// labyrinth_car
module labyrinth_car
(
	input  		 clk	,
	input  		 rst	,	 
	input  		 echoR,
	input  		 echoL,
	input  		 echoM,
	output 		 trigR,	 
	output 		 trigL,
	output 		 trigM,
	output 		 Tx	,
	output [3:0] motors_PWM,
	output 		 led,
	output 		 buzzer
);
Size in the first run: roughly 2900 cells after synthesis, about 320 flip-flops, roughly 15 I/O pins, about 21000 um2 of cells after synthesis.
Settings: LEC_CHECK=0, ABC_AREA=1, CAP_MARGIN=20, CORE_ASPECT_RATIO=0.83, CORE_MARGIN=2, CORE_UTILIZATION=72, CTS_CLUSTER_DIAMETER=143, GPL_ROUTABILITY_DRIVEN=0, PLACE_DENSITY_LB_ADDON=0.28, SETUP_SLACK_MARGIN=0.7, SLEW_MARGIN=20; clock period 3.79 ns.
run.sh (not shown) runs the stock make flow with config.mk's settings and CLKGATE_MAP_FILE=.
The baseline reached the layout checks and failed them: setup timing.
Next try:
ABC_AREA = unset   (was 1)
CORE_ASPECT_RATIO = unset   (was 0.83)
CTS_CLUSTER_DIAMETER = unset   (was 143)
GPL_ROUTABILITY_DRIVEN = unset   (was 0)
PLACE_DENSITY_LB_ADDON = unset   (was 0.28)
SETUP_SLACK_MARGIN = unset   (was 0.7)
clock period = 8.07 ns   (was 3.79 ns; I/O delays follow)
Result: The changed run passed the timing, DRC and antenna checks. Setup slack gains 3800 ps. Cell area came out lower by 5.8%. Utilization decreases by 3.7 points. Worst hold slack is worse by 5.3 ps. Routed wire length came out lower by 15%. Cell count came out lower by 16%. Clock skew barely changes. Critical path depth goes up by 2. Clock power falls by 53%. Count of clock-buffer cells in the layout climbs by 9. Total power decreases by 53%.
Next try:
CORE_UTILIZATION = 40   (was 72)
clock period = 10.0 ns   (was 8.07 ns; I/O delays follow)
Total power went down by 15%.
Worst setup slack gets better by 2000 ps.
Die size went up by 78%.
Area after synthesis stays the same.
Clock-buffer cell count stays the same.
Sequential share of layout area went down by 0.73 points.
Routed wire length went up by 2.2%.
Clock skew is about the same.
Via count went down by 2.7%.
Final area went up by 2.5%.
Next try:
CAP_MARGIN = 25   (was 20)
CORE_MARGIN = 7   (was 2)
GPL_ROUTABILITY_DRIVEN = 0   (was unset)
=>
- hold slack gets better by 5.2 ps
- maximum frequency is about the same
- power falls by 3.2%
- sequential power hardly moves
- synthesized cell count does not change
- cell count is about the same
- first-iteration DRC count shrinks by 16%
- critical path depth does not change
- setup slack gets worse by 7.2 ps
Next try:
CAP_MARGIN = 20   (was 25)
CORE_MARGIN = 2   (was 7)
CORE_UTILIZATION = 70   (was 40)
GPL_ROUTABILITY_DRIVEN = unset   (was 0)
clock period = 5.16 ns   (was 10.0 ns; I/O delays follow)
Result: Core utilization went up by 33 points. Sequential cell count is unchanged. Worst hold slack got worse by 3.9 ps. Maximum frequency went up by 0.87%. Area after synthesis is unchanged.

* * *

Starting RTL as in the previous note.
Design labyrinth_car, start of the top module:
module labyrinth_car
(
	input  		 clk	,
	input  		 rst	,	 
	input  		 echoR,
	input  		 echoL,
	input  		 echoM,
	output 		 trigR,	 
	output 		 trigL,
	output 		 trigM,
	output 		 Tx	,
	output [3:0] motors_PWM,
	output 		 led,
	output 		 buzzer
);
clock: 3.95 ns
lec_check: 0
abc_area: 1
cap_margin: 20
cell_pad_in_sites_detail_placement: 0
core_margin: 2
core_utilization: 72
cts_cluster_diameter: 235
cts_cluster_size: 26
gpl_routability_driven: 0
min_routing_layer: met1
place_density_lb_addon: 0.13
setup_slack_margin: 0.18
slew_margin: 10
The first run reached the layout checks and failed them: negative setup slack.
==> next run, changes <==
- CELL_PAD_IN_SITES_DETAIL_PLACEMENT: 0 -> unset
- CTS_CLUSTER_DIAMETER: 235 -> unset
- CTS_CLUSTER_SIZE: 26 -> unset
- MIN_ROUTING_LAYER: met1 -> unset
- PLACE_DENSITY_LB_ADDON: 0.13 -> 0.11
- SETUP_SLACK_MARGIN: 0.18 -> unset
- SLEW_MARGIN: 10 -> 20
- clock period: 3.95 -> 3.87 ns (I/O delays scaled with it)
- The new run completed, yet does not pass: negative setup slack
- final area goes up by 4.1%
- synthesized cell count does not change
- routed wire length rose by 11%
- non-clock buffer count increases by 14
- global-route usage grows by 2.5 points
- combinational power grows by 7.2%
- die area is unchanged
- clock power rises by 87%
- via count went up by 3.7%
- fmax went down by 3.2%
==> next run, changes <==
- ABC_AREA: 1 -> unset
- GPL_ROUTABILITY_DRIVEN: 0 -> unset
- PLACE_DENSITY_LB_ADDON: 0.11 -> unset
- clock period: 3.87 -> 5.16 ns (I/O delays scaled with it)
After rerunning: The changed run finished with timing, DRC and antenna clean; sequential cell count does not change; setup slack is better by 1.0 ns; critical path depth stays the same; worst hold slack is better by 0.0089 ns; total power shrinks by 22%; final area shrinks by 5.2%; via count shrinks by 13%.
==> next run, changes <==
- CORE_UTILIZATION: 72 -> 40
- clock period: 5.16 -> 5.06 ns (I/O delays scaled with it)
Fmax is higher by 2.6%.
Total power drops by 2.6%.
Worst hold slack improved by 0.022 ns.
Design area rose by 1.1%.
Die area went up by 78%.
Setup slack improves by 0.023 ns.
Area after synthesis does not change.
Sequential cell count is unchanged.
Clock skew is about the same.
Non-clock buffer count went up by 2.
First-iteration DRC count falls by 31%.
Power figures rest on the tool's default switching activity, not on a simulated workload.
